## tundra
## cpu
module cpu(
    input clk,
    input reset,
    output [7:0] address,
    input [7:0] from_memory,
    output write,
    output [7:0] to_memory
);
For scale: ~1500 cells after synthesis, about 180 flip-flops, ~27 I/O pins, about 0.012 mm2 of cells after synthesis.
clock: 7.0 ns
lec_check: 0
abc_area: 1
cap_margin: 25
core_margin: 2
core_utilization: 40
slew_margin: 15
run.sh (not shown) runs the stock make flow with config.mk's settings and CLKGATE_MAP_FILE=.
Here is what was changed in the inputs of juniper compared with tundra.
- ABC_AREA: 1 -> unset
- CAP_MARGIN: 25 -> 20
- SLEW_MARGIN: 15 -> 20
- the clock period (ns, I/O delays scaled along): 7.0 -> 6.25
Results
In juniper, the routed wire length came out about 7% below the value in tundra.
The total global routing track utilization of juniper and that of tundra are within noise of each other.
Power density normalized to cell area of juniper exceeds that of tundra by a few percent.
The clock transition at the registers of the reported paths of juniper and that of tundra are within noise of each other.
juniper vs. tundra: number of buffers on the longest clock path flat; number of tapcells now sits lower.
Looking at power across both flows, juniper is the stronger of the two, with tundra trailing.
Relative to tundra, juniper improves cell area after synthesis.
Inputs modified between juniper and harbor:
- a change of CORE_UTILIZATION from 40 to 24
- a change of the clock period (ns, I/O delays scaled along) from 6.25 to 7.43
[summary]
Taking juniper as the reference point, the post-layout minimum cycle time of harbor rises by 0.51 ns. From harbor to juniper, number of non-clock inverters in the layout did not move at all. Total placed instance area: harbor and juniper compared, lower one is juniper.
Here is what was changed in the inputs of yarrow compared with harbor.
- a change of CORE_UTILIZATION from 24 to 58
- a change of the clock period (ns, I/O delays scaled along) from 7.43 to 4.33
## What came out
STATUS run=yarrow STAGES=ALL_DONE FINAL_CHECKS=FAILED CAUSE=setup timing
harbor → yarrow: first-pass GRT wire length climbed 17%; net switching power climbed about 130%; global routing met1 resource utilization climbed 36 points.
> inputs changed (yarrow -> amber)
- ABC_AREA: unset -> 1
- CTS_CLUSTER_DIAMETER: unset -> 369
- CTS_CLUSTER_SIZE: unset -> 98
- CORE_UTILIZATION: 58 -> 72
- PLACE_DENSITY: unset -> 0.38
- TNS_END_PERCENT: unset -> 10
- the clock period (ns, I/O delays scaled along): 4.33 -> 3.15
--- outcome ---
The layout from yarrow, despite a flow that completed every stage, fails the layout checks, with the failing checks listed as setup timing. amber: GRT-0232 in global routing (5_1_grt) -> run aborted. yarrow → amber: number of instances resized during post-cts repair now sits lower; detailed placement HPWL now sits higher. Higher area fraction in full adders, half adders and majority gates among yarrow and amber: yarrow.

========
== build 74 ==
Starting RTL as in the previous note.
// cpu
module cpu(
    input clk,
    input reset,
    output [7:0] address,
    input [7:0] from_memory,
    output write,
    output [7:0] to_memory
);
make LEC_CHECK=0 ABC_AREA=1 CAP_MARGIN=20 CELL_PAD_IN_SITES_GLOBAL_PLACEMENT=0 CORE_MARGIN=2 CORE_UTILIZATION=72 CTS_CLUSTER_SIZE=28 MAX_ROUTING_LAYER=met4 MIN_ROUTING_LAYER=met1 PLACE_DENSITY=0.65 SLEW_MARGIN=20 TNS_END_PERCENT=50 finish   # period 3.77 ns
Build 74 did not finish; the tool stopped in 5_1_grt with error GRT-0232.
diff inputs: build 74 => build 22
Settings: clearing MAX_ROUTING_LAYER, which used to be met4; clearing ABC_AREA, which used to be 1; clearing TNS_END_PERCENT, which used to be 50; clearing CTS_CLUSTER_SIZE, which used to be 28; clearing MIN_ROUTING_LAYER, which used to be met1; clearing CELL_PAD_IN_SITES_GLOBAL_PLACEMENT, which used to be 0; swapping 72 for 66 in CORE_UTILIZATION; clearing PLACE_DENSITY, which used to be 0.65; swapping 3.77 for 6.25 in the clock period (ns, I/O delays scaled along).
==> comparison <==
- Build 22 completed; timing, DRC and antenna clean
- Taking build 74 as the reference, in build 22 number of levels in the clock H-tree flat; synthesized area per cell up 2.5 sq um; instance area after placement down 2400 sq um; synthesized-area fraction occupied by and/or/nand/nor cells down 15 points; die size down 230 sq um.
- Compared with build 74, in build 22 placed instance count went down by 607; pre-placement core utilization moved down.
- Looking at fraction of synthesized cell area in xor and xnor cells across build 74 and build 22, the one that comes out lower is build 74.
- Total cell area reported by yosys after synthesis ends up higher on build 74.
[inputs] build 12 vs build 22
Settings: CORE_UTILIZATION changed from 66 to 65; the clock period (ns, I/O delays scaled along) changed from 6.25 to 4.33.
==> comparison <==
Portion of total power attributed to combinational logic, build 12 and build 22: larger value in build 12
Build 12 finished all stages; layout check result: FAIL, due to negative setup slack.
Re die size: build 12 and build 22 aren't equal, and the lower value belongs to build 22.
Build 22 was smaller in final cell area than build 12.
Relative to build 22, setup total negative slack decreased by 88440 ps in build 12.
Edits applied to the flow inputs when going from build 12 to build 61:
Settings: CORE_UTILIZATION changed from 65 to 72; PLACE_DENSITY newly set to 0.65; CTS_CLUSTER_SIZE newly set to 28; ABC_AREA newly set to 1; CELL_PAD_IN_SITES_GLOBAL_PLACEMENT newly set to 0; MIN_ROUTING_LAYER newly set to met1; MAX_ROUTING_LAYER newly set to met4; the clock period (ns, I/O delays scaled along) changed from 4.33 to 3.77.
Findings:
- Overall die area delta (build 61 -> build 12): insignificant
- Compared with build 12, in build 61 post-cts sizing count grew by 105, xor/xnor share of the synthesized area shrank by 0.33 points, total nets after synthesis grew by about 40%, worst slack at placement grew by 140 ps, post-synth design cell area grew by 1100 sq um.
- Build 12 -> stages 100% | layout checks FAIL | negative setup slack
- Status(build 61) = ERROR, stage = 5_1_grt

========
== violet ==
cpu again, from the RTL that the note above started with.
make LEC_CHECK=0 ABC_AREA=1 CAP_MARGIN=20 CORE_MARGIN=2 CORE_UTILIZATION=72 CTS_CLUSTER_SIZE=90 PLACE_DENSITY=0.42 SLEW_MARGIN=20 TNS_END_PERCENT=5 finish   # period 3.92 ns
[violet] flow finished | final checks: failed | reasons: setup timing
Input-level comparison between garnet and violet:
--- a/flow/config.mk
+++ b/flow/config.mk
@@ -6,10 +6,7 @@
 export NUM_CORES = 4
 export LEC_CHECK = 0
-export ABC_AREA = 1
 export CAP_MARGIN = 20
 export CORE_MARGIN = 2
-export CORE_UTILIZATION = 72
-export CTS_CLUSTER_SIZE = 90
-export PLACE_DENSITY = 0.42
+export CORE_UTILIZATION = 66
+export CTS_CLUSTER_SIZE = 40
 export SLEW_MARGIN = 20
-export TNS_END_PERCENT = 5
==> flow/constraint.sdc <==
create_clock -name core_clock -period 5.0 [get_ports {clk}]
set_input_delay 1.0000 -clock core_clock [delete_from_list [all_inputs] [get_ports {clk}]]
set_output_delay 1.0000 -clock core_clock [all_outputs]
set_load 0.01 [all_outputs]
Notes after the runs:
Layout checks on garnet: not met. Flow itself completed; violations: setup timing.
Area of the core ends up higher on violet.
From violet to garnet the numbers moved as follows: largest net degree at the start of global routing rose by about 44%, final setup slack of the worst path rose by 0.36 ns.
Measured against violet, the non-clock inverter total of the final layout of garnet comes out at 0.11 times the reference value.
Looking at global-route usage, garnet sits 6.1 points below violet.
Diff violet -> garnet | net switching power of the design | down by more than a quarter
Taking violet as the reference, in garnet area fraction in and, or, nand and nor cells shrank by 15 points, clock buffer count in the final layout held steady, combinational share of power shrank by 10 points.
Looking only at switching share of power, and setting everything else aside, the higher value of violet and garnet goes to violet.
garnet ended with less layout net count than violet.
The inputs of sierra differ from those of garnet as listed below.
--- a/flow/config.mk
+++ b/flow/config.mk
@@ -6,7 +6,11 @@
 export NUM_CORES = 4
 export LEC_CHECK = 0
+export ABC_AREA = 1
 export CAP_MARGIN = 20
 export CORE_MARGIN = 2
-export CORE_UTILIZATION = 66
-export CTS_CLUSTER_SIZE = 40
+export CORE_UTILIZATION = 72
+export CTS_CLUSTER_DIAMETER = 369
+export CTS_CLUSTER_SIZE = 98
+export PLACE_DENSITY = 0.38
+export SETUP_SLACK_MARGIN = 0.93
 export SLEW_MARGIN = 20
==> flow/constraint.sdc <==
create_clock -name core_clock -period 3.15 [get_ports {clk}]
set_input_delay 0.6300 -clock core_clock [delete_from_list [all_inputs] [get_ports {clk}]]
set_output_delay 0.6300 -clock core_clock [all_outputs]
set_load 0.01 [all_outputs]
### Flow results
- Of garnet and sierra, none finishes clean.
- The flow for garnet finished, though final verification flagged setup timing.
- Status: sierra FAILED at 5_1_grt (tool error)
- Side by side, post-synthesis share of cell area spent on xor and xnor gates turned out lower in sierra than in garnet.
- Compared with garnet, sierra shows a higher routability congestion estimate.
- sierra against garnet: synthesized netlist cell count rose by about 44%, die area rose by about 1.3%, core utilization before placement rose by 5.0 points, proportion of synthesized area in mux cells fell by 11 points.
- Sort garnet and sierra by instance area at placement, ascending, and garnet comes first.
- Relative to garnet, area reported by Yosys stat increased by 11% in sierra.
- Taking garnet as the reference, in sierra number of cells upsized or downsized after cts went up by 51, floorplan row count increased 1, number of unique standard cell types used by synthesis decreased about 20%.
For maple, these inputs were changed with respect to sierra:
--- a/flow/config.mk
+++ b/flow/config.mk
@@ -9,8 +9,4 @@
 export CAP_MARGIN = 20
 export CORE_MARGIN = 2
-export CORE_UTILIZATION = 72
-export CTS_CLUSTER_DIAMETER = 369
-export CTS_CLUSTER_SIZE = 98
-export PLACE_DENSITY = 0.38
-export SETUP_SLACK_MARGIN = 0.93
+export CORE_UTILIZATION = 68
 export SLEW_MARGIN = 20
==> flow/constraint.sdc <==
create_clock -name core_clock -period 4.5 [get_ports {clk}]
set_input_delay 0.9000 -clock core_clock [delete_from_list [all_inputs] [get_ports {clk}]]
set_output_delay 0.9000 -clock core_clock [all_outputs]
set_load 0.01 [all_outputs]
### Flow results
maple ended with every stage complete and zero timing, DRC or antenna violations.
Comparing maple against sierra, there is no change at all in count of hold-fix buffers inserted at cts.
Comparing sierra and maple, area of placed instances is lower on maple.
Of sierra and maple, sierra shows the higher floorplan core density, with maple below it.
As of maple, standard-cell row count had risen by a few percent compared to sierra.
Taking sierra as the reference point, the detailed placement HPWL of maple falls by about 14%.
Worst setup slack before clock tree synthesis: maple higher than sierra
maple — total instance count after detailed placement 183 lower, sierra as reference
Comparing maple against sierra, there is no change at all in chip area from the yosys synthesis statistics.
Compared with sierra, in maple height of the chip shows an increase of 2.8%; die footprint picked up an extra about 6%.
Relative to maple, the following input files were edited for indigo:
--- a/flow/config.mk
+++ b/flow/config.mk
@@ -8,5 +8,12 @@
 export ABC_AREA = 1
 export CAP_MARGIN = 20
+export CELL_PAD_IN_SITES_GLOBAL_PLACEMENT = 0
 export CORE_MARGIN = 2
-export CORE_UTILIZATION = 68
+export CORE_UTILIZATION = 72
+export CTS_CLUSTER_DIAMETER = 165
+export CTS_CLUSTER_SIZE = 17
+export HOLD_SLACK_MARGIN = 0.3
+export MAX_ROUTING_LAYER = met4
+export MIN_ROUTING_LAYER = met1
+export PLACE_DENSITY_LB_ADDON = 0.15
 export SLEW_MARGIN = 20
==> flow/constraint.sdc <==
create_clock -name core_clock -period 3.93 [get_ports {clk}]
set_input_delay 0.7860 -clock core_clock [delete_from_list [all_inputs] [get_ports {clk}]]
set_output_delay 0.7860 -clock core_clock [all_outputs]
set_load 0.01 [all_outputs]
## What came out
indigo: aborted in 5_1_grt (tool error)
From maple to indigo the numbers moved as follows: post-cts resize count went up by 161; proportion of synthesized area in mux cells shows no meaningful change; vertical die dimension moved down; number of buffers on the longest clock path barely changed; chip width shrank by 3.7 um.
When indigo is measured against maple, its last weighted congestion value of the routability-driven placer turns out about 4% lower.
Diff indigo..maple | count of mapped cells out of synthesis | unchanged
diff inputs: indigo => quartz
--- a/flow/config.mk
+++ b/flow/config.mk
@@ -6,14 +6,13 @@
 export NUM_CORES = 4
 export LEC_CHECK = 0
-export ABC_AREA = 1
+export ABC_AREA = 0
 export CAP_MARGIN = 20
 export CELL_PAD_IN_SITES_GLOBAL_PLACEMENT = 0
 export CORE_MARGIN = 2
 export CORE_UTILIZATION = 72
-export CTS_CLUSTER_DIAMETER = 165
-export CTS_CLUSTER_SIZE = 17
-export HOLD_SLACK_MARGIN = 0.3
+export CTS_CLUSTER_SIZE = 99
 export MAX_ROUTING_LAYER = met4
 export MIN_ROUTING_LAYER = met1
 export PLACE_DENSITY_LB_ADDON = 0.15
+export SETUP_SLACK_MARGIN = -0.26
 export SLEW_MARGIN = 20
==> flow/constraint.sdc <==
create_clock -name core_clock -period 3.48 [get_ports {clk}]
set_input_delay 0.6960 -clock core_clock [delete_from_list [all_inputs] [get_ports {clk}]]
set_output_delay 0.6960 -clock core_clock [all_outputs]
set_load 0.01 [all_outputs]
Notes after the runs:
Of the runs indigo and quartz, none of them finished clean.
Seen in the log of quartz: DPL-0038 during 4_1_cts, after which the run never completed.
Stage in which a tool error killed indigo: 5_1_grt.
Going from indigo to quartz, the cell count after synthesis was found to have gone down by 455.
Re area fraction in mux cells: quartz is 11 points up on indigo.
On quartz: die area is about 9% lower than what indigo gave.
NOTE: synthesized-area fraction occupied by and/or/nand/nor cells in quartz falls short of that of indigo
quartz vs indigo, complex-gate fraction of the synthesized area went up by 5.9 points.
Between indigo and quartz, the flow reports weighted congestion at the end of routability-driven global placement increasing by a little under 10%.
Compared with indigo, in quartz total cells reported by yosys after synthesis fell about 30%; chip area line of the yosys report has decreased.
In the flow results for indigo and quartz, the vertical die dimension is smaller on quartz.
XOR/XNOR share of the synthesized area was higher in the run labelled quartz.
No activity file was given, so power comes from the tool's default toggle rates.
